## design.v

```verilog
`timescale 1ns / 1ps
module compl_mul(
   input logic clk_i, 
   input logic srst_i,
   input logic signed [17:0]data_a_i_i,   
   input logic signed [17:0]data_a_q_i,   
   input logic signed [17:0]data_b_i_i,   
   input logic signed [17:0]data_b_q_i,   
   output  logic signed  [36:0]data_i_o,    
   output  logic signed [36:0]data_q_o     
   );
   logic signed [35:0] prod_ii, prod_iq, prod_qi, prod_qq;
   assign prod_ii = data_a_i_i * data_b_i_i;
   assign prod_qq = data_a_q_i * data_b_q_i;
   assign prod_iq = data_a_i_i * data_b_q_i;
   assign prod_qi = data_a_q_i * data_b_i_i;
   always_ff@(posedge clk_i) begin
       if(srst_i)begin
           data_i_o<=0;
           data_q_o<=0;
       end
       else begin
           data_i_o<=prod_ii-prod_qq;
           data_q_o<=prod_iq+prod_qi;
       end
   end
endmodule
```

## config.mk

```make
export PLATFORM = sky130hd
export DESIGN_NAME = compl_mul
export DESIGN_NICKNAME = compl_mul
export VERILOG_FILES = /design/flow/design.v
export SDC_FILE = /design/flow/constraint.sdc
export NUM_CORES = 4
export LEC_CHECK = 0
export ABC_AREA = 1
export CAP_MARGIN = 20
export CELL_PAD_IN_SITES_DETAIL_PLACEMENT = 0
export CELL_PAD_IN_SITES_GLOBAL_PLACEMENT = 0
export CORE_MARGIN = 2
export CORE_UTILIZATION = 71
export CTS_CLUSTER_DIAMETER = 60
export CTS_CLUSTER_SIZE = 78
export GPL_TIMING_DRIVEN = 1
export HOLD_SLACK_MARGIN = 0.29
export PLACE_DENSITY_LB_ADDON = 0.29
export SETUP_SLACK_MARGIN = 0.58
export SLEW_MARGIN = 20
```

## constraint.sdc

```tcl
create_clock -name core_clock -period 4.87 [get_ports {clk_i}]
set_input_delay 0.9740 -clock core_clock [delete_from_list [all_inputs] [get_ports {clk_i}]]
set_output_delay 0.9740 -clock core_clock [all_outputs]
set_load 0.01 [all_outputs]
```

## run.sh

```bash
#!/bin/bash
# the make line also repeats each setting of config.mk as NAME=value (left out here)
make -C /OpenROAD-flow-scripts/flow DESIGN_CONFIG=/design/flow/config.mk WORK_HOME=/design/flow/orfs CLKGATE_MAP_FILE= finish
```

==> flow_summary_export.csv, run 1 <==
group,metric,value,unit
synth,synthMuxAreaShare,0,%
place,gp_congestion,1.04,
synth,yosys.area_share.simple,13.8,%
synth,synthTopLogicFamily,"adder cells",
synth,xor_share,0.444,%
floorplanning,dieWidth,278,um
synth,yosysCellCount,6480,
synth,edf_count,0,
synth,synth_warnings,1,
synth,ys.flops,74,
cts,root_buffer,"clkbuf_16",
synth,largest_area_cell,"fa_1",
synth,postSynthNetCount,8347,
synth,synthesis.area,0.0533,mm2
synth,ys_types,47,
synth,async_flop_share,0,%
synth,most_common_cell,"inv_1",
synth,aoi_share,2.61,%
run_status,error,"[ERROR GRT-0116] Global routing finished with congestion. Check the congestion regions in the DRC Viewer.",
synth,top_cells_by_area,"fa_1, inv_1, nand2_1, ha_1, dfxtp_1",
place,hpwl,152,mm
place,dpl.cell_count,7982,
place,io_buffer_count,147,
synth,flop_cell,"dfxtp_1",
floorplanning,die_height,278,um
run_status,flow.stopped_at,"global routing",
global_route,grt_overflow,381,
synth,syn_inst,6480,
floorplanning,design.core.area,0.0743,mm2
run_status,status,"aborted with a tool error",
synth,adder_share,62.8,%
cts,htree_levels,3,
cts,ctsHoldBuffers,0,
floorplanning,dieArea,0.0772,mm2
global_route,grt_usage,74.1,%
synth,ys_seq_share,2.78,%
synth,syn_avg_cell_area,8.22,um2
synth,yosysTopAreaCellShare,55.3,%
synth,synthTopCellsByCount,"inv_1, nand2_1, fa_1, ha_1, clkbuf_1",
cts,cts_buffer_depth,2,
floorplanning,initCoreUtil,71.7,%
floorplanning,std_cell_rows,100,
synth,ys_area,0.0533,mm2
cts,cts_made_buffers,9,
floorplanning,ios,148,
cts,cts_sinks,74,
==> per-layer routing <==
metal / GRT overflow / GRT usage, %
met5: 2 / 37.0
met1: 9 / 73.4
met2: 228 / 91.9
met4: 132 / 71.2
met3: 10 / 58.4
==> timing repair <==
item / CTS
endpoints found under the setup margin: 69
endpoints found under the hold margin: 0
pin swaps: 457
resized: 899
setup buffers: 206
cloned: 24
==> metrics by stage <==
stage	hold slack, ps	utilization (%)	area, um2	setup WS [ps]
after floorplan	1260	-	57000	-2040
after global placement	1710	84.3	62600	-3280
after detailed placement	1710	84.3	62600	-3400
after CTS	1450	90.9	67600	-2350
==> inputs of run 2 (changes only) <==
Settings changed: CTS_CLUSTER_SIZE 78 to 27, HOLD_SLACK_MARGIN 0.29 to 0.3.
Clock period 4.87 ns to 4.65 ns, I/O delays scaled along.
==> run 2 against run 1 <==
Effect of this change:
- the run again fails in global routing
- synthesized cell count is the same
- synthesized area unchanged
- die area unchanged
==> flow_summary_export.csv, run 2 <==
group,metric,value,unit
synth,yosysCellCount,6480,
synth,async_flop_share,0,%
cts,cts_sinks,74,
floorplanning,die_height,278,um
synth,most_common_cell,"inv_1",
place,placed_cell_area,0.0627,mm2
floorplanning,std_cell_rows,100,
synth,adder_share,62.8,%
synth,ys_seq_share,2.78,%
floorplanning,ios,148,
run_status,flow.stopped_at,"global routing",
synth,syn_inst,6480,
floorplanning,dieWidth,278,um
synth,yosysTopAreaCellShare,55.3,%
synth,ys_area,0.0533,mm2
cts,htree_levels,3,
synth,aoi_share,2.61,%
synth,flop_cell,"dfxtp_1",
run_status,error,"[ERROR GRT-0116] Global routing finished with congestion. Check the congestion regions in the DRC Viewer.",
synth,syn_avg_cell_area,8.22,um2
synth,edf_count,0,
floorplanning,initCoreUtil,71.7,%
place,hpwl,154,mm
synth,synthTopCellsByCount,"inv_1, nand2_1, fa_1, ha_1, clkbuf_1",
cts,cts_made_buffers,9,
floorplanning,design.core.area,0.0743,mm2
synth,top_cells_by_area,"fa_1, inv_1, nand2_1, ha_1, dfxtp_1",
floorplanning,dieArea,0.0772,mm2
synth,yosys.area_share.simple,13.8,%
run_status,status,"aborted with a tool error",
synth,synthMuxAreaShare,0,%
synth,ys_types,47,
place,detailedPlace.worstSlack,-3310,ps
synth,ys.flops,74,
place,io_buffer_count,147,
synth,synth_warnings,1,
global_route,grt_overflow,797,
synth,xor_share,0.444,%
place,gp_congestion,1.01,
cts,root_buffer,"clkbuf_16",
cts,ctsHoldBuffers,0,
synth,largest_area_cell,"fa_1",
cts,cts_buffer_depth,2,
synth,synthesis.area,0.0533,mm2
global_route,grt_usage,77.6,%
synth,postSynthNetCount,8347,
synth,synthTopLogicFamily,"adder cells",
[run 2: what timing repair did]
item                       4_1_cts
pin swaps                      494
gates resized                 1069
gates cloned                    36
setup endpoints to repair       69
setup buffers                  241
[run 2: per-stage QoR]
step	setup TNS, ps	instances
2_1_floorplan	-112230	6480
3_3_place_gp	-182560	7989
3_5_place_dp	-187680	7989
4_1_cts	-134610	8281
[run 2: routing by layer]
layer / track usage [%] / overflow
met1: 75.1 / 21
met5: 38.7 / 2
met4: 77.6 / 273
met2: 96.6 / 481
met3: 61.5 / 20
==> inputs of run 3 (changes only) <==
Settings changed: ABC_AREA 1 to unset, CAP_MARGIN 20 to 40, CELL_PAD_IN_SITES_DETAIL_PLACEMENT 0 to unset, CELL_PAD_IN_SITES_GLOBAL_PLACEMENT 0 to unset, CORE_UTILIZATION 71 to 72, CTS_CLUSTER_DIAMETER 60 to 375, CTS_CLUSTER_SIZE 27 to 44, GPL_TIMING_DRIVEN 1 to unset, HOLD_SLACK_MARGIN 0.3 to unset, MAX_ROUTING_LAYER set to met4, PLACE_DENSITY_LB_ADDON 0.29 to unset, SETUP_SLACK_MARGIN 0.58 to unset.
Clock period 4.65 ns to 7.97 ns, I/O delays scaled along.
==> run 3 against run 2 <==
Effect of this change:
- synthesized cell count is 17% lower
- die area fell by 5.6%
- the run again fails in global routing
- synthesized area down 4.4%
==> flow_summary_export.csv, run 3 <==
group,metric,value,unit
synth,yosysCellCount,5407,
synth,adder_share,65.7,%
synth,synth_warnings,1,
floorplanning,ios,148,
floorplanning,dieArea,0.0729,mm2
place,io_buffer_count,147,
synth,edf_count,0,
run_status,status,"aborted with a tool error",
synth,top_cells_by_area,"fa_1, inv_1, ha_1, and2_1, nand2_1",
cts,cts_buffer_depth,2,
floorplanning,dieWidth,270,um
place,gp_congestion,0.956,
cts,cts_sinks,74,
run_status,flow.stopped_at,"global routing",
synth,syn_inst,5407,
cts,cts_made_buffers,9,
synth,most_common_cell,"inv_1",
synth,synthTopLogicFamily,"adder cells",
floorplanning,initCoreUtil,72.7,%
synth,xor_share,1.70,%
cts,htree_levels,3,
place,detailedPlace.worstSlack,-1070,ps
synth,ys_types,58,
synth,postSynthNetCount,7274,
synth,ys_area,0.0509,mm2
floorplanning,die_height,270,um
floorplanning,design.core.area,0.0700,mm2
synth,ys.flops,74,
place,hpwl,109,mm
synth,synthesis.area,0.0509,mm2
synth,syn_avg_cell_area,9.42,um2
synth,synthTopCellsByCount,"inv_1, fa_1, nand2_1, and2_1, ha_1",
synth,largest_area_cell,"fa_1",
floorplanning,std_cell_rows,97,
cts,root_buffer,"clkbuf_16",
synth,yosysTopAreaCellShare,57.8,%
cts,ctsHoldBuffers,0,
place,dpl.cell_count,6773,
synth,synthMuxAreaShare,0.0393,%
synth,yosys.area_share.simple,14.2,%
synth,ys_seq_share,2.91,%
synth,aoi_share,2.39,%
synth,async_flop_share,0,%
synth,flop_cell,"dfxtp_1",
==> run 3: metrics by stage <==
step,cell area [um2],hold slack [ps]
after CTS,61900,1470
after detailed placement,58200,1900
after global placement,58200,1890
after floorplan,52100,1900
==> run 3: what timing repair did <==
item,4_1_cts
buffers inserted,118
cloned,59
gates resized,528
endpoints found under the setup margin,41
pin swaps,170
==> inputs of run 4 (changes only) <==
Settings changed: CAP_MARGIN 40 to 10, CELL_PAD_IN_SITES_DETAIL_PLACEMENT set to 2, CORE_UTILIZATION 72 to 30, CTS_CLUSTER_DIAMETER 375 to 380, CTS_CLUSTER_SIZE 44 to unset, MAX_ROUTING_LAYER met4 to unset, PLACE_DENSITY_LB_ADDON set to 0.13, SETUP_SLACK_MARGIN set to 0.75, TNS_END_PERCENT set to 30.
Clock period 7.97 ns to 7.18 ns, I/O delays scaled along.
==> run 4 against run 3 <==
Effect of this change:
- synthesized area stayed put
- synthesized cell count unchanged
- die area up 140%
- now fails the layout checks on setup timing
==> flow_summary_export.csv, run 4 <==
group,metric,value,unit
run_status,status,"complete, but fails checks",
run_status,violatedChecks,"setup timing",
floorplanning,dieArea,0.173,mm2
global_route,antenna_found_initial,9,
critical_path,crit_slowest_cell,"fa_2",
worst_hold_path,hold_path_class,"input pin to flip-flop",
synth,synthTopCellsByCount,"inv_1, fa_1, nand2_1, and2_1, ha_1",
synth,synthMuxAreaShare,0.0393,%
cts,path_clk_slew,70,ps
global_route,grt_pass1_vias,48287,
final_layout,stdcell_area,0.0675,mm2
floorplanning,dieWidth,416,um
worst_hold_path,whs_path_depth,2,
floorplanning,std_cell_rows,151,
worst_hold_path,hold_end,"data_i_o[27]$_SDFF_PP0_",
flow_run,warning_count,36,
final_timing,timing.fmax,123,MHz
global_route,grt_usage,23.5,%
place,placed_cell_area,0.0606,mm2
synth,top_cells_by_area,"fa_1, inv_1, ha_1, and2_1, nand2_1",
place,hpwl,150,mm
critical_path,startpoint,"data_b_i_i[4]",
place,io_buffer_count,147,
global_route,grt_max_degree,38,
cts,cts_buffer_depth,2,
cts,htree_levels,3,
detailed_routing,routed_via_density,4.67,
final_timing,tightest_slew,535,ps
synth,postSynthNetCount,7274,
synth,largest_area_cell,"fa_1",
final_layout,regArea,0.00148,mm2
final_layout,n_fill_cell,17782,
floorplanning,initCoreUtil,30.1,%
final_timing,maxSlewViolCount,0,
final_timing,worst_slack,-938,ps
final_layout,area_growth,32.6,%
detailed_routing,drt-total-wl,205,mm
detailed_routing,drt_iter0_drc,1793,
synth,ys_types,58,
cts,cts_tree,"built",
synth,syn_inst,5407,
synth,xor_share,1.70,%
floorplanning,ios,148,
critical_path,cp_data_required_time,7520,ps
synth,async_flop_share,0,%
final_layout,nets,8095,
cts,root_buffer,"clkbuf_16",
detailed_routing,drc_errors,0,
worst_hold_path,min_from,"srst_i",
floorplanning,die_height,416,um
critical_path,critical-path-max-stage-delay,600,ps
critical_path,cp-start-kind,"input pin",
critical_path,critPathArrivalTime,8460,ps
synth,synthesis.area,0.0509,mm2
floorplanning,design.core.area,0.169,mm2
final_timing,whs,1430,ps
final_timing,period_minus_slack,8120,ps
synth,yosysTopAreaCellShare,57.8,%
synth,syn_avg_cell_area,9.42,um2
global_route,grt_overflow,0,
synth,most_common_cell,"inv_1",
critical_path,path_max_fanout,6,
critical_path,cpMostUsedCell,"fa_1",
critical_path,cp_num_buf_inv,7,
flow_run,max_cap_viol_count,0,
synth,synthTopLogicFamily,"adder cells",
cts,ctsHoldBuffers,0,
critical_path,path_depth,26,
final_timing,finalHoldViolCount,0,
critical_path,crit_path_end_kind,"flip-flop",
final_timing,rsz0062_at_grt,"true",
place,gp_congestion,0.846,
critical_path,crit_path_end,"data_q_o[33]$_SDFF_PP0_",
critical_path,crit_type,"input pin to flip-flop",
cts,cts_made_buffers,9,
critical_path,critical_path.top_delay_family,"adder cells",
global_route,grt_pass1_wl,302,mm
synth,yosys.area_share.simple,14.2,%
final_layout,utilization,39.9,%
synth,ys.flops,74,
detailed_routing,ant_nets,0,
final_timing,slew_headroom,64.3,%
final_layout,combGateArea,0.0450,mm2
detailed_routing,vias,39458,
final_timing,setup_tns,-28870,ps
synth,aoi_share,2.39,%
synth,ys_seq_share,2.91,%
synth,adder_share,65.7,%
synth,synth_warnings,1,
synth,ys_area,0.0509,mm2
final_timing,setup_viol,48,
synth,edf_count,0,
detailed_routing,wl_per_cell,24.2,um
synth,yosysCellCount,5407,
final_timing,finalCritPeriodShare,113,%
synth,flop_cell,"dfxtp_1",
detailed_routing,drt_first_pass_iters,7,
cts,cts_sinks,74,
-- run 4: metal layers --
metal  GRT usage [%]  part of all wire [%]
met5               0                 0.015
met4            6.72                   4.1
met3            1.93                   3.6
met2            42.2                    52
met1            30.1                    41
-- run 4: stage by stage --
stage / worst slack [ps] / instances
final: -938 / 8456
after global routing: -1130 / 8451
after CTS: -876 / 8398
after detailed placement: -1970 / 8105
after global placement: -1820 / 8105
after floorplan: -801 / 5407
-- run 4: repair_timing --
item / in CTS / in global routing
setup endpoints to repair: 63 / 62
resized: 711 / 303
gates cloned: 41 / 1
pin swaps: 234 / 264
setup buffers: 236 / 52
-- run 4: final cells by class --
| class | instances | share of cell area [%] |
|---|---|---|
| antenna | 5 | 0.0185 |
| clock buffer | 12 | 0.380 |
| clock inverter | 4 | 0.145 |
| inverter | 1494 | 8.35 |
| multi-input combinational | 3558 | 66.7 |
| sequential | 74 | 2.19 |
| tap | 2218 | 4.11 |
| timing repair buffer | 1091 | 18.1 |
==> inputs of run 5 (changes only) <==
Settings changed: CAP_MARGIN 10 to 20, CELL_PAD_IN_SITES_DETAIL_PLACEMENT 2 to unset, CORE_UTILIZATION 30 to 71, CTS_CLUSTER_DIAMETER 380 to unset, CTS_CLUSTER_SIZE set to 37, PLACE_DENSITY_LB_ADDON 0.13 to unset, SETUP_SLACK_MARGIN 0.75 to 2.84, TNS_END_PERCENT 30 to unset.
Clock period 7.18 ns to 9.54 ns, I/O delays scaled along.
==> run 5 against run 4 <==
Effect of this change:
- the run now finishes clean
- design area is 8.0% lower
- flip-flop count did not move
- via count rose by 4.6%
- clock-buffer cell count is 3 lower
- die area fell by 57%
- hold slack improved by 550 ps
- wire length decreased by 9.7%
==> flow_summary_export.csv, run 5 <==
group,metric,value,unit
critical_path,critical-path-max-stage-delay,610,ps
synth,synth_warnings,1,
cts,root_buffer,"clkbuf_16",
synth,yosysTopAreaCellShare,57.8,%
final_layout,nets,7667,
critical_path,crit_slowest_cell,"a21oi_1",
worst_hold_path,whs_path_depth,2,
synth,most_common_cell,"inv_1",
synth,flop_cell,"dfxtp_1",
synth,ys_types,58,
synth,adder_share,65.7,%
global_route,antenna_found_initial,28,
detailed_routing,vias,41255,
critical_path,cp_data_required_time,9800,ps
detailed_routing,routed_via_density,6.09,
worst_hold_path,min_from,"srst_i",
floorplanning,die_height,272,um
critical_path,path_depth,30,
final_timing,setup_viol,0,
detailed_routing,wl_per_cell,27.2,um
synth,aoi_share,2.39,%
cts,htree_levels,3,
floorplanning,std_cell_rows,98,
synth,synthTopCellsByCount,"inv_1, fa_1, nand2_1, and2_1, ha_1",
global_route,grt_pass1_wl,267,mm
synth,synthMuxAreaShare,0.0393,%
floorplanning,ios,148,
worst_hold_path,hold_end,"data_i_o[34]$_SDFF_PP0_",
synth,syn_avg_cell_area,9.42,um2
synth,ys_area,0.0509,mm2
synth,yosys.area_share.simple,14.2,%
critical_path,critical_path.top_delay_family,"adder cells",
critical_path,crit_path_end_kind,"flip-flop",
final_layout,area_growth,21.9,%
place,detailedPlace.worstSlack,70.3,ps
final_timing,maxSlewViolCount,0,
final_timing,setup_tns,0,ps
critical_path,cpMostUsedCell,"buf_12",
synth,async_flop_share,0,%
synth,ys.flops,74,
synth,ys_seq_share,2.91,%
detailed_routing,drt_first_pass_iters,9,
final_timing,finalHoldViolCount,0,
synth,postSynthNetCount,7274,
place,io_buffer_count,147,
worst_hold_path,hold_path_class,"input pin to flip-flop",
synth,synthTopLogicFamily,"adder cells",
critical_path,path_max_fanout,8,
cts,cts_made_buffers,9,
final_timing,period_minus_slack,9020,ps
detailed_routing,ant_nets,0,
synth,syn_inst,5407,
critical_path,cp_num_buf_inv,11,
global_route,grt_usage,50.2,%
detailed_routing,drc_errors,0,
place,gp_congestion,0.951,
final_timing,rsz0062_at_grt,"true",
synth,largest_area_cell,"fa_1",
critical_path,crit_type,"input pin to flip-flop",
cts,cts_sinks,74,
detailed_routing,drt-total-wl,185,mm
cts,path_clk_slew,70,ps
global_route,grt_max_degree,47,
floorplanning,design.core.area,0.0712,mm2
floorplanning,dieWidth,272,um
global_route,grt_overflow,0,
place,hpwl,111,mm
floorplanning,initCoreUtil,71.5,%
final_timing,worst_slack,520,ps
run_status,status,"finished clean",
final_timing,timing.fmax,111,MHz
final_timing,finalCritPeriodShare,94.5,%
synth,edf_count,0,
synth,xor_share,1.70,%
cts,cts_buffer_depth,2,
final_timing,tightest_slew,754,ps
synth,synthesis.area,0.0509,mm2
final_timing,slew_headroom,49.7,%
critical_path,startpoint,"data_b_q_i[2]",
critical_path,cp-start-kind,"input pin",
floorplanning,dieArea,0.0739,mm2
cts,cts_tree,"built",
global_route,grt_pass1_vias,45112,
detailed_routing,drt_iter0_drc,4459,
flow_run,warning_count,38,
critical_path,critPathArrivalTime,9280,ps
synth,top_cells_by_area,"fa_1, inv_1, ha_1, and2_1, nand2_1",
critical_path,crit_path_end,"data_i_o[25]$_SDFF_PP0_",
synth,yosysCellCount,5407,
flow_run,max_cap_viol_count,0,
## run 5: layout make-up
| class | instances | area (um2) |
|---|---|---|
| Timing Repair Buffer | 663 | 8340 |
| Clock inverter | 7 | 101 |
| Multi-Input combinational cell | 3558 | 45100 |
| Clock buffer | 9 | 225 |
| Fill cell | 3575 | 9130 |
| Antenna cell | 24 | 60.1 |
| Inverter | 1494 | 5620 |
| Sequential cell | 74 | 1480 |
| Tap cell | 950 | 1190 |
## run 5: layer usage
metal | global-route usage (%) | wire length, um
met5 | 1.22 | 687
met4 | 43.4 | 21700
met3 | 19.3 | 27800
met2 | 75.3 | 80700
met1 | 56.3 | 53800
## run 5: through the flow
stage | hold slack [ps] | cell area [um2] | cells | util, %
after CTS | 1950 | 60300 | 6655 | 84.7
after global placement | 2350 | 55700 | 6406 | 78.2
after detailed placement | 2370 | 55700 | 6406 | 78.2
after floorplan | 2210 | 53600 | 5407 | -
after global routing | 2000 | 62100 | 6762 | 87.1
final | 1980 | 62100 | 6779 | 87.2
## run 5: repair_timing
action	in CTS	in global routing
pin swaps	194	185
setup endpoints to repair	61	60
gates resized	578	254
cloned	57	5
hold buffers	0	0
setup buffers	176	95
==> inputs of run 6 (changes only) <==
Settings changed: CELL_PAD_IN_SITES_DETAIL_PLACEMENT set to 0, CELL_PAD_IN_SITES_GLOBAL_PLACEMENT set to 0, CORE_UTILIZATION 71 to 65, CTS_CLUSTER_DIAMETER set to 194, CTS_CLUSTER_SIZE 37 to unset, GPL_TIMING_DRIVEN set to 1, PLACE_DENSITY_LB_ADDON set to 0.29, SETUP_SLACK_MARGIN 2.84 to 0.58.
Clock period 9.54 ns to 10.6 ns, I/O delays scaled along.
==> run 6 against run 5 <==
Effect of this change:
- still clean
- wire length is 34% lower
- critical endpoint is now data_q_o[36]$_SDFF_PP0_
- largest cell class unchanged
- synthesized area stayed put
- synthesized cell count stayed put
==> flow_summary_export.csv, run 6 <==
group,metric,value,unit
final_timing,period_minus_slack,9770,ps
synth,syn_inst,5407,
synth,synthesis.area,0.0509,mm2
synth,flop_cell,"dfxtp_1",
cts,htree_levels,3,
synth,yosysCellCount,5407,
critical_path,cpMostUsedCell,"fa_1",
synth,yosys.area_share.simple,14.2,%
synth,ys_seq_share,2.91,%
detailed_routing,routed_via_density,5.51,
final_timing,tightest_slew,994,ps
cts,cts_made_buffers,9,
cts,cts_tree,"built",
critical_path,startpoint,"data_b_q_i[2]",
critical_path,crit_path_end_kind,"flip-flop",
synth,aoi_share,2.39,%
worst_hold_path,hold_path_class,"input pin to flip-flop",
floorplanning,initCoreUtil,65.7,%
floorplanning,ios,148,
detailed_routing,wl_per_cell,18.9,um
place,hpwl,101,mm
cts,cts_buffer_depth,2,
critical_path,critPathArrivalTime,10040,ps
critical_path,cp_num_buf_inv,5,
synth,postSynthNetCount,7274,
synth,syn_avg_cell_area,9.42,um2
final_timing,slew_headroom,33.6,%
place,placed_cell_area,0.0541,mm2
worst_hold_path,whs_path_depth,2,
global_route,grt_pass1_vias,40201,
worst_hold_path,hold_end,"data_i_o[28]$_SDFF_PP0_",
critical_path,crit_path_end,"data_q_o[36]$_SDFF_PP0_",
final_layout,utilization,70.3,%
flow_run,warning_count,34,
synth,ys_area,0.0509,mm2
cts,root_buffer,"clkbuf_16",
synth,ys.flops,74,
floorplanning,dieWidth,284,um
synth,xor_share,1.70,%
flow_run,max_cap_viol_count,0,
synth,adder_share,65.7,%
critical_path,cp-start-kind,"input pin",
final_layout,nets,7298,
cts,path_clk_slew,70,ps
critical_path,critical-path-max-stage-delay,760,ps
synth,synthMuxAreaShare,0.0393,%
floorplanning,dieArea,0.0806,mm2
critical_path,worstPathCellList,"clkdlybuf4s50_1, buf_4, and2_1, fa_1, fa_1, fa_1, inv_1, buf_4, fa_1, fa_1, fa_1, fa_1, fa_1, inv_1, ha_1, nand2_1, nor2_1, nand2_1, nor2_1, o21ai_1, a21oi_1, o21ai_0, xnor2_1, nor2_1",
synth,synthTopLogicFamily,"adder cells",
global_route,grt_overflow,0,
detailed_routing,drc_errors,0,
critical_path,crit_type,"input pin to flip-flop",
detailed_routing,drt_iter0_drc,2406,
floorplanning,std_cell_rows,102,
final_timing,timing.fmax,102,MHz
critical_path,path_max_fanout,27,
final_timing,setup_viol,0,
final_timing,setup_tns,0,ps
place,io_buffer_count,147,
critical_path,crit_slowest_cell,"fa_1",
final_layout,stdcell_area,0.0545,mm2
final_layout,area_growth,6.95,%
final_timing,finalCritPeriodShare,92.2,%
critical_path,cp_data_required_time,10870,ps
global_route,grt_max_degree,49,
detailed_routing,drt-total-wl,123,mm
detailed_routing,drt_first_pass_iters,5,
floorplanning,die_height,284,um
synth,top_cells_by_area,"fa_1, inv_1, ha_1, and2_1, nand2_1",
final_timing,rsz0062_at_grt,"true",
critical_path,critical_path.top_delay_family,"adder cells",
final_timing,finalHoldViolCount,0,
synth,most_common_cell,"inv_1",
synth,edf_count,0,
global_route,antenna_found_initial,4,
floorplanning,design.core.area,0.0775,mm2
global_route,grt_pass1_wl,207,mm
synth,async_flop_share,0,%
global_route,grt_usage,33.1,%
cts,cts_sinks,74,
synth,largest_area_cell,"fa_1",
run_status,status,"finished clean",
synth,yosysTopAreaCellShare,57.8,%
critical_path,path_depth,24,
place,gp_congestion,0.890,
detailed_routing,vias,35686,
worst_hold_path,min_from,"srst_i",
final_timing,maxSlewViolCount,0,
synth,synthTopCellsByCount,"inv_1, fa_1, nand2_1, and2_1, ha_1",
synth,synth_warnings,1,
synth,ys_types,58,
detailed_routing,ant_nets,0,
run 6: area by class of cell:
cell class	instances	area (um2)
Sequential cell	74	1480
Fill cell	5842	23000
Timing Repair Buffer	294	2970
Clock buffer	10	239
Clock inverter	6	66.3
Tap cell	1040	1300
Multi-Input combinational cell	3558	42800
Inverter	1494	5610
Antenna cell	1	2.50
run 6: what timing repair did:
| item | in CTS | in global routing |
|---|---|---|
| endpoints found under the setup margin | 0 | 15 |
| gates resized | 0 | 20 |
| setup buffers | 0 | 0 |
| hold buffers | 0 | 0 |
run 6: stage by stage:
| stage | hold slack [ps] | instances | setup slack [ps] |
|---|---|---|---|
| 4_1_cts | 2090 | 6476 | 592 |
| 3_5_place_dp | 2520 | 6460 | 219 |
| 2_1_floorplan | 2420 | 5407 | 1380 |
| 3_3_place_gp | 2510 | 6460 | 337 |
| 6_report | 2100 | 6477 | 829 |
| 5_1_grt | 2130 | 6477 | 538 |
run 6: layer usage:
metal	up-vias	GRT usage (%)	part of all wire (%)
met5	-	0	0.018
met4	4	16.7	6.2
met3	422	4.80	8.2
met2	1595	56.5	50
met1	18496	41.6	35
li1	15169	-	-
==> inputs of run 7 (changes only) <==
Settings changed: ABC_AREA set to 1, CELL_PAD_IN_SITES_DETAIL_PLACEMENT 0 to unset, CELL_PAD_IN_SITES_GLOBAL_PLACEMENT 0 to unset, CORE_UTILIZATION 65 to 62, CTS_CLUSTER_DIAMETER 194 to 385, CTS_CLUSTER_SIZE set to 99, GPL_TIMING_DRIVEN 1 to unset, PLACE_DENSITY set to 0.36, PLACE_DENSITY_LB_ADDON 0.29 to unset, SETUP_SLACK_MARGIN 0.58 to -0.85.
Clock period 10.6 ns to 9.57 ns, I/O delays scaled along.
==> run 7 against run 6 <==
Effect of this change:
- critical path type unchanged
- clock-buffer cell count up 1
- via count up 13%
- final cell count up 19%
==> flow_summary_export.csv, run 7 <==
group,metric,value,unit
run_status,status,"finished clean",
detailed_routing,drt-total-wl,159,mm
final_layout,n_fill_cell,7466,
floorplanning,dieArea,0.0883,mm2
synth,postSynthNetCount,8347,
synth,xor_share,0.444,%
critical_path,crit_path_end,"data_i_o[26]$_SDFF_PP0_",
place,gp_congestion,0.973,
final_timing,slew_headroom,38.9,%
synth,ys_seq_share,2.78,%
final_layout,regArea,0.00148,mm2
synth,syn_inst,6480,
synth,aoi_share,2.61,%
synth,edf_count,0,
cts,htree_levels,3,
critical_path,crit_path_end_kind,"flip-flop",
cts,root_buffer,"clkbuf_16",
detailed_routing,vias,40471,
final_timing,worst_slack,423,ps
global_route,grt_max_degree,45,
floorplanning,ios,148,
cts,ctsHoldBuffers,0,
global_route,grt_overflow,0,
synth,synthTopLogicFamily,"adder cells",
synth,ys_types,47,
floorplanning,dieWidth,297,um
critical_path,cp_data_required_time,9810,ps
synth,yosysTopAreaCellShare,55.3,%
synth,async_flop_share,0,%
detailed_routing,wl_per_cell,20.7,um
final_timing,period_minus_slack,9150,ps
global_route,grt_usage,37.8,%
cts,cts_tree,"built",
detailed_routing,drc_errors,0,
synth,yosysCellCount,6480,
synth,synthTopCellsByCount,"inv_1, nand2_1, fa_1, ha_1, clkbuf_1",
detailed_routing,routed_via_density,5.27,
worst_hold_path,whs_path_depth,3,
synth,ys.flops,74,
final_timing,whs,2390,ps
global_route,grt_pass1_vias,43687,
critical_path,cp_num_buf_inv,9,
final_timing,setup_viol,0,
floorplanning,std_cell_rows,107,
critical_path,critical-path-max-stage-delay,720,ps
detailed_routing,ant_nets,0,
synth,synth_warnings,1,
synth,largest_area_cell,"fa_1",
critical_path,startpoint,"data_a_i_i[17]",
final_layout,stdcell_area,0.0571,mm2
final_timing,setup_tns,0,ps
synth,synthesis.area,0.0533,mm2
place,hpwl,134,mm
critical_path,path_depth,27,
final_timing,maxSlewViolCount,0,
place,dpl.cell_count,7660,
worst_hold_path,hold_path_class,"input pin to flip-flop",
critical_path,critical_path.top_delay_family,"adder cells",
final_timing,finalHoldViolCount,0,
synth,flop_cell,"dfxtp_1",
final_timing,timing.fmax,109,MHz
critical_path,cp-start-kind,"input pin",
place,detailedPlace.worstSlack,173,ps
critical_path,path_max_fanout,36,
global_route,antenna_found_initial,9,
cts,ctsResizeCount,0,
detailed_routing,drt_first_pass_iters,6,
final_layout,utilization,67.1,%
final_layout,area_growth,7.29,%
synth,syn_avg_cell_area,8.22,um2
critical_path,crit_slowest_cell,"fa_1",
floorplanning,initCoreUtil,62.6,%
synth,most_common_cell,"inv_1",
cts,postCtsSetupBuffers,0,
floorplanning,die_height,297,um
floorplanning,design.core.area,0.0851,mm2
final_timing,finalCritPeriodShare,95.6,%
final_timing,tightest_slew,917,ps
detailed_routing,drt_iter0_drc,3416,
worst_hold_path,min_from,"srst_i",
cts,cts_made_buffers,9,
critical_path,crit_type,"input pin to flip-flop",
synth,adder_share,62.8,%
synth,yosys.area_share.simple,13.8,%
cts,cts_sinks,74,
final_layout,nets,8394,
global_route,grt_pass1_wl,252,mm
synth,ys_area,0.0533,mm2
flow_run,max_cap_viol_count,0,
synth,top_cells_by_area,"fa_1, inv_1, nand2_1, ha_1, dfxtp_1",
synth,synthMuxAreaShare,0,%
final_layout,combGateArea,0.0424,mm2
cts,cts_buffer_depth,2,
worst_hold_path,hold_end,"data_q_o[8]$_SDFF_PP0_",
place,placed_cell_area,0.0568,mm2
place,io_buffer_count,147,
cts,path_clk_slew,60,ps
final_layout,stdcell_count,7679,
flow_run,warning_count,35,
critical_path,critPathArrivalTime,9390,ps
critical_path,cpMostUsedCell,"fa_1",
## run 7: per-layer routing
metal / wire length, um / track usage (%) / up-vias
li1: - / - / 17797
met1: 62700 / 52.9 / 20363
met2: 72200 / 58.7 / 1901
met3: 15000 / 6.92 / 400
met4: 8610 / 16.1 / 10
met5: 61 / 0 / -
## run 7: cell type report
class | count | share of cell area [%]
Multi-Input combinational cell | 3922 | 74.3
Inverter | 2189 | 14.4
Timing Repair Buffer | 331 | 5.68
Sequential cell | 74 | 2.59
Tap cell | 1144 | 2.50
Clock buffer | 11 | 0.407
Clock inverter | 5 | 0.151
Antenna cell | 3 | 0.0131
==> inputs of run 8 (changes only) <==
Settings changed: ABC_AREA 1 to unset, CELL_PAD_IN_SITES_DETAIL_PLACEMENT set to 0, CELL_PAD_IN_SITES_GLOBAL_PLACEMENT set to 0, CORE_ASPECT_RATIO set to 0.5, CORE_UTILIZATION 62 to 72, CTS_CLUSTER_DIAMETER 385 to 194, CTS_CLUSTER_SIZE 99 to 73, GPL_TIMING_DRIVEN set to 1, PLACE_DENSITY 0.36 to unset, PLACE_DENSITY_LB_ADDON set to 0.29, SETUP_SLACK_MARGIN -0.85 to unset, TNS_END_PERCENT set to 25.
Clock period 9.57 ns to 13.3 ns, I/O delays scaled along.
==> run 8 against run 7 <==
Effect of this change:
- still clean
- synthesized area is 4.4% lower
- wire length is 21% lower
- design area is 6.5% lower
- via count is 11% lower
- critical path depth is 3 lower
- final cell count is 18% lower
- clock-buffer cell count is 1 lower
- non-clock buffer count is 100 lower
- global-route usage is 0.56 points lower
- critical path type unchanged
- critical endpoint is now data_q_o[30]$_SDFF_PP0_
==> flow_summary_export.csv, run 8 <==
group,metric,value,unit
run_status,status,"finished clean",
final_timing,finalCritPeriodShare,85.4,%
global_route,grt_overflow,0,
final_layout,n_fill_cell,4608,
floorplanning,std_cell_rows,68,
synth,synth_warnings,1,
synth,yosysCellCount,5407,
cts,htree_levels,3,
synth,adder_share,65.7,%
final_timing,finalHoldViolCount,0,
cts,path_clk_slew,60,ps
synth,largest_area_cell,"fa_1",
detailed_routing,vias,35967,
detailed_routing,routed_via_density,5.69,
synth,synthesis.area,0.0509,mm2
synth,top_cells_by_area,"fa_1, inv_1, ha_1, and2_1, nand2_1",
critical_path,cp-start-kind,"input pin",
synth,ys.flops,74,
synth,syn_inst,5407,
final_timing,period_minus_slack,11360,ps
critical_path,crit_type,"input pin to flip-flop",
detailed_routing,drt-total-wl,125,mm
detailed_routing,wl_per_cell,19.7,um
critical_path,crit_path_end_kind,"flip-flop",
synth,xor_share,1.70,%
cts,ctsHoldBuffers,0,
floorplanning,ios,148,
synth,postSynthNetCount,7274,
final_timing,maxSlewViolCount,0,
final_timing,setup_tns,0,ps
global_route,grt_usage,37.3,%
flow_run,max_cap_viol_count,0,
critical_path,critical-path-max-stage-delay,910,ps
synth,aoi_share,2.39,%
final_layout,stdcell_area,0.0534,mm2
worst_hold_path,min_from,"srst_i",
cts,cts_made_buffers,9,
critical_path,startpoint,"data_b_q_i[0]",
synth,yosys.area_share.simple,14.2,%
global_route,antenna_found_initial,2,
critical_path,critical_path.top_delay_family,"adder cells",
place,hpwl,102,mm
synth,synthTopLogicFamily,"adder cells",
floorplanning,dieArea,0.0730,mm2
critical_path,critPathArrivalTime,11660,ps
detailed_routing,drt_first_pass_iters,7,
floorplanning,initCoreUtil,73.3,%
final_timing,timing.fmax,88.0,MHz
synth,yosysTopAreaCellShare,57.8,%
synth,synthMuxAreaShare,0.0393,%
final_layout,area_growth,4.85,%
cts,cts_buffer_depth,2,
critical_path,crit_path_end,"data_q_o[30]$_SDFF_PP0_",
worst_hold_path,hold_path_class,"input pin to flip-flop",
synth,synthTopCellsByCount,"inv_1, fa_1, nand2_1, and2_1, ha_1",
place,io_buffer_count,147,
global_route,grt_pass1_wl,210,mm
synth,async_flop_share,0,%
critical_path,cpMostUsedCell,"fa_1",
critical_path,worstPathCellList,"clkdlybuf4s50_1, nand2_1, inv_1, fa_1, inv_1, fa_1, fa_1, fa_1, fa_1, inv_1, fa_1, fa_1, inv_1, fa_1, inv_1, ha_1, and3_1, nand3_1, a21oi_1, nor2_1, o21ai_0, a21boi_0, xnor2_1, nor2_1",
critical_path,crit_slowest_cell,"clkdlybuf4s50_1",
detailed_routing,drc_errors,0,
detailed_routing,ant_nets,0,
final_timing,setup_viol,0,
cts,ctsResizeCount,0,
place,gp_congestion,0.904,
critical_path,cp_data_required_time,13600,ps
cts,root_buffer,"clkbuf_16",
synth,syn_avg_cell_area,9.42,um2
synth,ys_seq_share,2.91,%
place,placed_cell_area,0.0531,mm2
cts,postCtsSetupBuffers,0,
cts,cts_tree,"built",
synth,edf_count,0,
worst_hold_path,whs_path_depth,2,
floorplanning,die_height,192,um
cts,cts_sinks,74,
floorplanning,design.core.area,0.0695,mm2
worst_hold_path,hold_end,"data_i_o[27]$_SDFF_PP0_",
final_layout,nets,7235,
synth,most_common_cell,"inv_1",
synth,flop_cell,"dfxtp_1",
synth,ys_area,0.0509,mm2
critical_path,cp_num_buf_inv,6,
final_timing,tightest_slew,1270,ps
final_timing,rsz0062_at_grt,"false",
global_route,grt_max_degree,44,
global_route,grt_pass1_vias,40792,
critical_path,path_max_fanout,9,
floorplanning,dieWidth,380,um
detailed_routing,drt_iter0_drc,3024,
synth,ys_types,58,
flow_run,warning_count,33,
final_timing,slew_headroom,14.8,%
critical_path,path_depth,24,
[run 8: final cells by class]
cell class,instances,area (um2),area share [%]
multi-input cells,3558,42800,80.1
inverters,1494,5610,10.5
repair buffers,231,2050,3.84
flip-flops and latches,74,1480,2.77
well taps,945,1180,2.21
clock buffers,10,229,0.429
clock inverters,5,56.3,0.105
diodes,3,7.51,0.0141
[run 8: metal layers]
metal / global-route usage (%) / routed length [um] / up-vias / share of wire, %
met5: 0 / 7 / - / 0.0056
met4: 13.5 / 4720 / 2 / 3.8
met3: 10.6 / 15400 / 325 / 12
met2: 59.8 / 58600 / 2114 / 47
met1: 49.4 / 46000 / 18482 / 37
li1: - / - / 15044 / -
[run 8: per-stage QoR]
stage | util [%] | setup slack (ps) | cells | hold WS (ps)
2_1_floorplan | - | 3540 | 5407 | 2960
3_3_place_gp | 76.4 | 1830 | 6302 | 3140
3_5_place_dp | 76.4 | 1810 | 6302 | 3150
4_1_cts | 76.8 | 2220 | 6317 | 2690
5_1_grt | 76.8 | 1720 | 6317 | 2730
6_report | 76.8 | 1940 | 6320 | 2730
==> inputs of run 9 (changes only) <==
Settings changed: CORE_ASPECT_RATIO 0.5 to unset, CTS_CLUSTER_DIAMETER 194 to 363, CTS_CLUSTER_SIZE 73 to 37, PLACE_DENSITY_LB_ADDON 0.29 to unset, SETUP_SLACK_MARGIN set to -0.44, TNS_END_PERCENT 25 to unset.
Clock period 13.3 ns to 7.53 ns, I/O delays scaled along.
==> run 9 against run 8 <==
Effect of this change:
- the layout now fails its checks (setup timing)
- sequential share of layout area down 0.37 points
- via count increased by 12%
- die area is 0.18% lower
- final cell count increased by 9.9%
- core utilization is 11 points higher
- design area is 15% higher
- wire length grew 27%
- critical path depth rose by 1
- critical path type unchanged
- largest cell class unchanged
- highest routed layer unchanged
==> flow_summary_export.csv, run 9 <==
group,metric,value,unit
critical_path,critical_path.top_delay_family,"adder cells",
synth,postSynthNetCount,7274,
detailed_routing,wl_met2,73.5,mm
cts,ctsHoldBuffers,0,
flow_run,warning_count,38,
cts,cts_tree,"built",
place,io_buffer_count,147,
synth,yosysTopAreaCellShare,57.8,%
final_timing,period_minus_slack,8460,ps
cts,cts_sinks,74,
place,dpl.cell_count,6803,
synth,yosysCellCount,5407,
synth,largest_area_cell,"fa_1",
critical_path,crit_path_end,"data_q_o[31]$_SDFF_PP0_",
synth,aoi_share,2.39,%
final_timing,timing.fmax,118,MHz
global_route,antenna_found_initial,10,
cts,root_buffer,"clkbuf_16",
final_timing,slew_headroom,37.4,%
detailed_routing,drt_first_pass_iters,6,
global_route,grt_overflow,0,
final_timing,rsz0062_at_grt,"true",
final_timing,whs,1400,ps
worst_hold_path,whs_path_depth,2,
global_route,grt_pass1_wl,241,mm
critical_path,path_max_fanout,11,
worst_hold_path,hold_end,"data_i_o[27]$_SDFF_PP0_",
detailed_routing,drc_errors,0,
critical_path,critPathArrivalTime,8710,ps
detailed_routing,wl_per_cell,22.7,um
synth,yosys.area_share.simple,14.2,%
cts,cts_buffer_depth,2,
floorplanning,dieWidth,270,um
final_timing,finalCritPeriodShare,112,%
synth,ys_types,58,
synth,synthesis.area,0.0509,mm2
synth,synth_warnings,1,
synth,edf_count,0,
final_layout,area_growth,20.9,%
synth,synthMuxAreaShare,0.0393,%
synth,ys_area,0.0509,mm2
synth,async_flop_share,0,%
global_route,grt_pass1_vias,45137,
detailed_routing,ant_nets,0,
floorplanning,ios,148,
detailed_routing,routed_via_density,5.82,
global_route,grt_usage,43.9,%
floorplanning,dieArea,0.0729,mm2
critical_path,cp-start-kind,"input pin",
detailed_routing,highest_layer,"met5",
place,gp_congestion,0.918,
synth,xor_share,1.70,%
synth,ys_seq_share,2.91,%
synth,syn_avg_cell_area,9.42,um2
place,hpwl,112,mm
critical_path,crit_slowest_cell,"fa_1",
cts,cts_made_buffers,9,
worst_hold_path,hold_path_class,"input pin to flip-flop",
critical_path,path_depth,25,
synth,flop_cell,"dfxtp_1",
critical_path,cp_data_required_time,7780,ps
critical_path,crit_path_end_kind,"flip-flop",
cts,htree_levels,3,
final_timing,worst_slack,-927,ps
detailed_routing,drt_iter0_drc,3605,
run_status,status,"complete, but fails checks",
critical_path,startpoint,"data_b_i_i[0]",
final_timing,finalHoldViolCount,0,
critical_path,crit_type,"input pin to flip-flop",
detailed_routing,drt-total-wl,158,mm
detailed_routing,vias,40437,
synth,adder_share,65.7,%
final_timing,tightest_slew,939,ps
floorplanning,std_cell_rows,97,
final_timing,maxSlewViolCount,0,
synth,ys.flops,74,
detailed_routing,met3_length,19.0,mm
synth,most_common_cell,"inv_1",
synth,synthTopCellsByCount,"inv_1, fa_1, nand2_1, and2_1, ha_1",
critical_path,cp_num_buf_inv,7,
floorplanning,design.core.area,0.0700,mm2
floorplanning,die_height,270,um
synth,syn_inst,5407,
worst_hold_path,min_from,"srst_i",
final_layout,nets,7863,
run_status,violatedChecks,"setup timing",
floorplanning,initCoreUtil,72.7,%
final_timing,setup_viol,45,
cts,path_clk_slew,80,ps
global_route,grt_max_degree,67,
critical_path,critical-path-max-stage-delay,830,ps
synth,synthTopLogicFamily,"adder cells",
final_layout,stdcell_count,6945,
critical_path,cpMostUsedCell,"fa_1",
detailed_routing,met1_length,48.9,mm
synth,top_cells_by_area,"fa_1, inv_1, ha_1, and2_1, nand2_1",
flow_run,max_cap_viol_count,0,
run 9: repair_timing:
item                                   in CTS  in global routing
buffers inserted                           92                 85
endpoints found under the hold margin       0                  0
cloned                                     28                  9
setup endpoints to repair                  46                 41
gates resized                             521                388
pin swaps                                 195                253
run 9: stage by stage:
step | utilization [%] | setup TNS [ps] | setup slack (ps) | cell area, um2
global route | 87.9 | -26200 | -1050 | 61600
CTS | 86.8 | -15780 | -611 | 60800
finish | 87.9 | -19510 | -927 | 61600
floorplan | - | -9980 | -551 | 51600
global placement | 83.5 | -57140 | -1560 | 58500
detailed placement | 83.5 | -64940 | -1670 | 58500
run 9: per-layer routing:
layer	track usage, %	vias to the layer above
li1	-	16322
met1	51.6	20224
met2	69.2	2790
met3	11.8	1087
met4	34.4	14
met5	0	-
run 9: cell type report:
cell class | instances | area, um2
antenna | 4 | 10.0
clock buffer | 9 | 225
clock inverter | 7 | 101
fill | 3356 | 8450
inverter | 1494 | 5620
multi-input combinational | 3558 | 44300
sequential | 74 | 1480
tap | 940 | 1180
timing repair buffer | 859 | 8630
==> inputs of run 10 (changes only) <==
Settings changed: CELL_PAD_IN_SITES_DETAIL_PLACEMENT 0 to unset, CELL_PAD_IN_SITES_GLOBAL_PLACEMENT 0 to unset, CORE_UTILIZATION 72 to 14, CTS_CLUSTER_DIAMETER 363 to unset, CTS_CLUSTER_SIZE 37 to unset, GPL_TIMING_DRIVEN 1 to unset, SETUP_SLACK_MARGIN -0.44 to unset.
Clock period 7.53 ns to 18.8 ns, I/O delays scaled along.
==> run 10 against run 9 <==
Effect of this change:
- the run now finishes clean
- non-clock buffer count decreased by 632
- wire length decreased by 10%
- synthesized cell count unchanged
- synthesized area stayed put
- core utilization decreased by 72 points
- global-route usage decreased by 36 points
- largest cell class unchanged
- critical path depth fell by 2
- die area went up to 5.1 times the previous value
==> flow_summary_export.csv, run 10 <==
group,metric,value,unit
run_status,status,"finished clean",
critical_path,critical-path-max-stage-delay,730,ps
synth,edf_count,0,
final_timing,setup_viol,0,
synth,yosysTopAreaCellShare,57.8,%
synth,xor_share,1.70,%
synth,synthMuxAreaShare,0.0393,%
critical_path,crit_slowest_cell,"clkinv_1",
synth,syn_inst,5407,
floorplanning,ios,148,
cts,root_buffer,"clkbuf_16",
final_timing,slew_headroom,38.2,%
place,gp_congestion,0.795,
synth,flop_cell,"dfxtp_1",
cts,htree_levels,3,
global_route,antenna_found_initial,34,
cts,path_clk_slew,70,ps
final_layout,n_fill_cell,40648,
final_timing,tightest_slew,924,ps
worst_hold_path,whs_path_depth,2,
flow_run,warning_count,33,
final_timing,timing.fmax,81.1,MHz
synth,adder_share,65.7,%
floorplanning,std_cell_rows,221,
synth,synthTopCellsByCount,"inv_1, fa_1, nand2_1, and2_1, ha_1",
synth,ys_seq_share,2.91,%
cts,cts_sinks,74,
critical_path,cpMostUsedCell,"fa_1",
synth,synth_warnings,1,
detailed_routing,vias,34241,
place,placed_cell_area,0.0580,mm2
synth,largest_area_cell,"fa_1",
final_layout,nets,7231,
detailed_routing,routed_via_density,3.37,
final_timing,rsz0062_at_grt,"false",
cts,ctsResizeCount,0,
synth,aoi_share,2.39,%
critical_path,cp-start-kind,"input pin",
detailed_routing,drc_errors,0,
flow_run,max_cap_viol_count,0,
critical_path,path_depth,23,
critical_path,startpoint,"data_b_i_i[17]",
place,io_buffer_count,147,
critical_path,crit_path_end_kind,"flip-flop",
final_timing,period_minus_slack,12340,ps
worst_hold_path,hold_end,"data_i_o[36]$_SDFF_PP0_",
detailed_routing,drt_iter0_drc,2213,
detailed_routing,ant_nets,0,
synth,yosysCellCount,5407,
final_timing,setup_tns,0,ps
floorplanning,dieWidth,607,um
synth,postSynthNetCount,7274,
floorplanning,design.core.area,0.362,mm2
place,hpwl,113,mm
synth,top_cells_by_area,"fa_1, inv_1, ha_1, and2_1, nand2_1",
global_route,grt_overflow,0,
synth,ys.flops,74,
synth,async_flop_share,0,%
detailed_routing,drt_first_pass_iters,5,
final_timing,maxSlewViolCount,0,
global_route,grt_max_degree,47,
final_timing,finalCritPeriodShare,65.6,%
final_timing,finalHoldViolCount,0,
final_layout,area_growth,14.5,%
critical_path,critical_path.top_delay_family,"adder cells",
floorplanning,die_height,607,um
worst_hold_path,hold_path_class,"input pin to flip-flop",
floorplanning,dieArea,0.369,mm2
global_route,grt_pass1_vias,37121,
global_route,grt_pass1_wl,226,mm
critical_path,crit_path_end,"data_q_o[34]$_SDFF_PP0_",
final_layout,stdcell_area,0.0583,mm2
synth,synthesis.area,0.0509,mm2
cts,ctsHoldBuffers,0,
critical_path,path_max_fanout,20,
worst_hold_path,min_from,"srst_i",
cts,cts_buffer_depth,2,
cts,cts_made_buffers,9,
synth,syn_avg_cell_area,9.42,um2
critical_path,critPathArrivalTime,12630,ps
detailed_routing,wl_per_cell,13.9,um
global_route,grt_usage,8.04,%
synth,most_common_cell,"inv_1",
critical_path,cp_num_buf_inv,5,
cts,postCtsSetupBuffers,0,
synth,ys_area,0.0509,mm2
critical_path,worstPathCellList,"clkdlybuf4s50_1, buf_4, clkinv_1, nor2_1, fa_1, fa_1, fa_1, fa_1, fa_1, fa_1, fa_1, inv_1, fa_1, inv_1, ha_1, and3_1, nand3_1, a21oi_1, nor2_1, o31ai_1, o41ai_1, xor2_1, nor2_1",
cts,cts_tree,"built",
synth,ys_types,58,
synth,synthTopLogicFamily,"adder cells",
floorplanning,initCoreUtil,14.1,%
critical_path,crit_type,"input pin to flip-flop",
critical_path,cp_data_required_time,19090,ps
synth,yosys.area_share.simple,14.2,%
detailed_routing,drt-total-wl,142,mm
## run 10: per-stage QoR
step / util (%) / hold WS [ps] / cells / setup slack (ps)
6_report: 16.1 / 3800 / 10165 / 6460
5_1_grt: 16.1 / 3800 / 10164 / 6120
4_1_cts: 16.1 / 3780 / 10163 / 6580
3_5_place_dp: 16.0 / 4250 / 10147 / 6120
3_3_place_gp: 16.0 / 4240 / 10146 / 6030
2_1_floorplan: - / 4060 / 5407 / 7940
## run 10: area by class of cell
cell class | count | area, um2 | share of cell area (%)
Clock buffer | 12 | 246 | 0.423
Clock inverter | 4 | 98.8 | 0.170
Tap cell | 4794 | 6000 | 10.3
Antenna cell | 2 | 5.00 | 0.00858
Timing Repair Buffer | 227 | 2080 | 3.56
Sequential cell | 74 | 1480 | 2.54
Multi-Input combinational cell | 3558 | 42800 | 73.4
Inverter | 1494 | 5610 | 9.62
## run 10: routing by layer
layer / track usage (%) / up-vias / wire [um]
met3: 1.60 / 108 / 10400
met2: 13.0 / 1016 / 65300
met5: 0.418 / - / 400
met1: 11.3 / 18051 / 64000
li1: - / 15036 / -
met4: 0.908 / 30 / 1380
==> inputs of run 11 (changes only) <==
Settings changed: CORE_UTILIZATION 14 to 67, CTS_CLUSTER_DIAMETER set to 347, CTS_CLUSTER_SIZE set to 92, PLACE_DENSITY set to 0.39.
Clock period 18.8 ns to 7.69 ns, I/O delays scaled along.
==> run 11 against run 10 <==
Effect of this change:
- now fails the layout checks on setup timing
- synthesized area is the same
- die area shrank 79%
- core utilization up 70 points
- design area rose by 12%
==> flow_summary_export.csv, run 11 <==
group,metric,value,unit
run_status,status,"complete, but fails checks",
run_status,violatedChecks,"setup timing",
synth,most_common_cell,"inv_1",
synth,yosysTopAreaCellShare,57.8,%
synth,ys_area,0.0509,mm2
critical_path,cp_num_buf_inv,7,
synth,largest_area_cell,"fa_1",
global_route,grt_max_degree,82,
final_layout,area_growth,28.5,%
synth,yosys.area_share.simple,14.2,%
cts,cts_sinks,74,
critical_path,critPathArrivalTime,8830,ps
place,gp_congestion,0.996,
floorplanning,ios,148,
synth,synthTopLogicFamily,"adder cells",
global_route,grt_pass1_wl,275,mm
critical_path,critical-path-max-stage-delay,640,ps
final_layout,stdcell_area,0.0654,mm2
cts,htree_levels,3,
detailed_routing,routed_via_density,5.80,
floorplanning,die_height,280,um
global_route,grt_usage,48.5,%
final_timing,maxSlewViolCount,0,
critical_path,critical_path.top_delay_family,"adder cells",
place,hpwl,127,mm
synth,synthTopCellsByCount,"inv_1, fa_1, nand2_1, and2_1, ha_1",
synth,ys_types,58,
cts,root_buffer,"clkbuf_16",
detailed_routing,drt-total-wl,183,mm
place,io_buffer_count,147,
detailed_routing,ant_nets,0,
final_timing,timing.fmax,117,MHz
final_timing,worst_slack,-877,ps
synth,postSynthNetCount,7274,
synth,yosysCellCount,5407,
floorplanning,design.core.area,0.0756,mm2
flow_run,warning_count,38,
cts,cts_buffer_depth,2,
flow_run,max_cap_viol_count,0,
final_timing,rsz0062_at_grt,"true",
synth,synthMuxAreaShare,0.0393,%
synth,top_cells_by_area,"fa_1, inv_1, ha_1, and2_1, nand2_1",
final_timing,setup_viol,39,
final_layout,nets,8084,
final_timing,whs,1760,ps
synth,adder_share,65.7,%
global_route,grt_overflow,0,
worst_hold_path,hold_end,"data_i_o[24]$_SDFF_PP0_",
synth,ys_seq_share,2.91,%
worst_hold_path,min_from,"srst_i",
cts,cts_tree,"built",
synth,ys.flops,74,
synth,aoi_share,2.39,%
place,placed_cell_area,0.0594,mm2
detailed_routing,drc_errors,0,
critical_path,crit_path_end,"data_q_o[33]$_SDFF_PP0_",
critical_path,cp_data_required_time,7950,ps
critical_path,path_depth,26,
floorplanning,std_cell_rows,101,
critical_path,cpMostUsedCell,"fa_1",
synth,edf_count,0,
synth,flop_cell,"dfxtp_1",
synth,syn_inst,5407,
final_layout,utilization,86.6,%
synth,xor_share,1.70,%
critical_path,cp-start-kind,"input pin",
final_timing,finalCritPeriodShare,111,%
worst_hold_path,whs_path_depth,2,
final_timing,period_minus_slack,8570,ps
critical_path,path_max_fanout,10,
synth,syn_avg_cell_area,9.42,um2
synth,async_flop_share,0,%
worst_hold_path,hold_path_class,"input pin to flip-flop",
critical_path,crit_path_end_kind,"flip-flop",
global_route,grt_pass1_vias,46567,
cts,path_clk_slew,80,ps
critical_path,crit_type,"input pin to flip-flop",
critical_path,startpoint,"data_a_i_i[9]",
floorplanning,dieWidth,280,um
synth,synthesis.area,0.0509,mm2
final_timing,finalHoldViolCount,0,
final_timing,slew_headroom,26.8,%
detailed_routing,wl_per_cell,25.4,um
global_route,antenna_found_initial,13,
detailed_routing,vias,41832,
floorplanning,dieArea,0.0782,mm2
final_timing,tightest_slew,1100,ps
synth,synth_warnings,1,
detailed_routing,drt_iter0_drc,4026,
floorplanning,initCoreUtil,67.4,%
critical_path,crit_slowest_cell,"fa_1",
detailed_routing,drt_first_pass_iters,9,
cts,cts_made_buffers,9,
==> run 11: per-layer routing <==
metal / vias to the layer above / part of all wire [%] / track usage (%)
met3: 1074 / 14 / 19.8
met5: - / 0.13 / 1.00
met4: 18 / 9.9 / 35.7
li1: 16800 / - / -
met2: 2898 / 44 / 72.8
met1: 21042 / 32 / 56.1
==> run 11: what timing repair did <==
| item | CTS | global route |
|---|---|---|
| pin swaps | 261 | 197 |
| gates cloned | 61 | 3 |
| resized | 788 | 280 |
| endpoints found under the setup margin | 48 | 46 |
| hold buffers | 0 | 0 |
| buffers inserted | 184 | 55 |
==> run 11: area by class of cell <==
type                    count  area, um2
clock buffers              11        253
repair buffers           1080      12000
clock inverters             5       37.5
multi-input cells        3558      44800
flip-flops and latches     74       1480
well taps                 978       1220
fillers                  3950      10100
inverters                1494       5620
diodes                      9       22.5
==> run 11: metrics by stage <==
stage	std cells	TNS, ps	setup WS, ps
floorplan	5407	-2560	-393
global placement	6901	-49480	-1450
detailed placement	6901	-53700	-1500
CTS	7156	-10740	-587
global route	7203	-25340	-1000
finish	7209	-19930	-877
==> inputs of run 12 (changes only) <==
Settings changed: CAP_MARGIN 20 to 40, CORE_MARGIN 2 to 8, CORE_UTILIZATION 67 to 47, CTS_CLUSTER_DIAMETER 347 to unset, CTS_CLUSTER_SIZE 92 to 59, GPL_ROUTABILITY_DRIVEN set to 0, GPL_TIMING_DRIVEN set to 0, MAX_ROUTING_LAYER set to met4, PLACE_DENSITY 0.39 to unset, SETUP_SLACK_MARGIN set to 3.98.
Clock period 7.69 ns to 16.0 ns, I/O delays scaled along.
==> run 12 against run 11 <==
Effect of this change:
- the run now finishes clean
- synthesized area is the same
- wire length shrank 3.1%
- core utilization shrank 35 points
- die area grew 52%
- non-clock buffer count shrank 574
==> flow_summary_export.csv, run 12 <==
group,metric,value,unit
critical_path,cp_data_required_time,16300,ps
detailed_routing,vias,38070,
cts,htree_levels,3,
detailed_routing,routed_via_density,5.36,
global_route,grt_pass1_vias,39689,
cts,cts_buffer_depth,2,
synth,xor_share,1.70,%
synth,ys.flops,74,
final_timing,finalHoldViolCount,0,
floorplanning,die_height,345,um
cts,ctsResizeCount,0,
cts,postCtsSetupBuffers,0,
final_timing,maxSlewViolCount,0,
place,io_buffer_count,91,
critical_path,path_max_fanout,10,
detailed_routing,drc_errors,0,
cts,root_buffer,"clkbuf_16",
place,detailedPlace.worstSlack,3570,ps
place,hpwl,155,mm
floorplanning,std_cell_rows,120,
detailed_routing,ant_nets,0,
place,placed_cell_area,0.0551,mm2
critical_path,critical_path.top_delay_family,"adder cells",
global_route,grt_usage,31.2,%
flow_run,max_cap_viol_count,0,
final_timing,setup_tns,0,ps
final_timing,setup_viol,0,
critical_path,crit_type,"input pin to flip-flop",
final_timing,period_minus_slack,11830,ps
global_route,grt_pass1_wl,261,mm
synth,largest_area_cell,"fa_1",
floorplanning,initCoreUtil,47.4,%
cts,cts_made_buffers,9,
critical_path,cpMostUsedCell,"fa_1",
synth,aoi_share,2.39,%
run_status,status,"finished clean",
synth,synthesis.area,0.0509,mm2
detailed_routing,drt_iter0_drc,3918,
cts,path_clk_slew,70,ps
detailed_routing,drt_first_pass_iters,6,
synth,yosysCellCount,5407,
critical_path,crit_path_end_kind,"flip-flop",
final_timing,finalCritPeriodShare,73.9,%
synth,yosys.area_share.simple,14.2,%
synth,syn_avg_cell_area,9.42,um2
floorplanning,ios,148,
final_timing,timing.fmax,84.5,MHz
critical_path,crit_slowest_cell,"clkdlybuf4s50_1",
final_layout,nets,7510,
synth,edf_count,0,
final_timing,whs,3430,ps
floorplanning,dieWidth,345,um
flow_run,warning_count,33,
synth,synthTopLogicFamily,"adder cells",
cts,cts_tree,"built",
worst_hold_path,hold_end,"data_i_o[29]$_SDFF_PP0_",
worst_hold_path,min_from,"srst_i",
synth,yosysTopAreaCellShare,57.8,%
worst_hold_path,hold_path_class,"input pin to flip-flop",
synth,syn_inst,5407,
synth,ys_types,58,
critical_path,cp-start-kind,"input pin",
cts,ctsHoldBuffers,0,
critical_path,critical-path-max-stage-delay,1120,ps
critical_path,startpoint,"data_b_q_i[12]",
final_layout,stdcell_area,0.0558,mm2
final_timing,rsz0062_at_grt,"false",
global_route,grt_max_degree,14,
final_timing,slew_headroom,31.0,%
cts,cts_sinks,74,
synth,async_flop_share,0,%
synth,most_common_cell,"inv_1",
synth,top_cells_by_area,"fa_1, inv_1, ha_1, and2_1, nand2_1",
final_timing,tightest_slew,1030,ps
critical_path,crit_path_end,"data_q_o[34]$_SDFF_PP0_",
synth,adder_share,65.7,%
synth,synthTopCellsByCount,"inv_1, fa_1, nand2_1, and2_1, ha_1",
detailed_routing,drt-total-wl,178,mm
critical_path,critPathArrivalTime,12130,ps
synth,ys_seq_share,2.91,%
critical_path,worstPathCellList,"clkdlybuf4s50_1, clkbuf_1, and2_1, fa_1, fa_1, inv_1, fa_1, inv_1, fa_1, fa_1, fa_1, fa_1, inv_1, fa_1, inv_1, ha_1, and3_1, nand3_1, a21oi_2, nor2_1, o31ai_1, o41ai_1, xor2_1, nor2_1",
synth,postSynthNetCount,7274,
synth,ys_area,0.0509,mm2
final_layout,stdcell_count,7100,
synth,flop_cell,"dfxtp_1",
final_layout,area_growth,9.53,%
global_route,antenna_found_initial,29,
critical_path,path_depth,24,
detailed_routing,wl_per_cell,25.0,um
critical_path,cp_num_buf_inv,6,
worst_hold_path,whs_path_depth,4,
final_timing,worst_slack,4170,ps
final_layout,utilization,52.0,%
synth,synth_warnings,1,
floorplanning,dieArea,0.119,mm2
global_route,grt_overflow,0,
place,dpl.cell_count,7015,
floorplanning,design.core.area,0.107,mm2
synth,synthMuxAreaShare,0.0393,%
[run 12: final cells by class]
class | instances | area, um2
inverter | 1494 | 5610
buffer | 281 | 1070
sequential | 74 | 1480
timing repair buffer | 225 | 2590
clock buffer | 12 | 246
fill | 10071 | 51600
tap | 1403 | 1760
clock inverter | 4 | 98.8
multi-input combinational | 3558 | 42800
antenna | 49 | 123
[run 12: metal layers]
layer	up-vias	global-route usage [%]	wire, um
li1	15668	-	-
met1	19589	37.9	63900
met2	2280	45.4	77500
met3	533	11.7	24200
met4	0	15.9	12200
met5	-	-	0
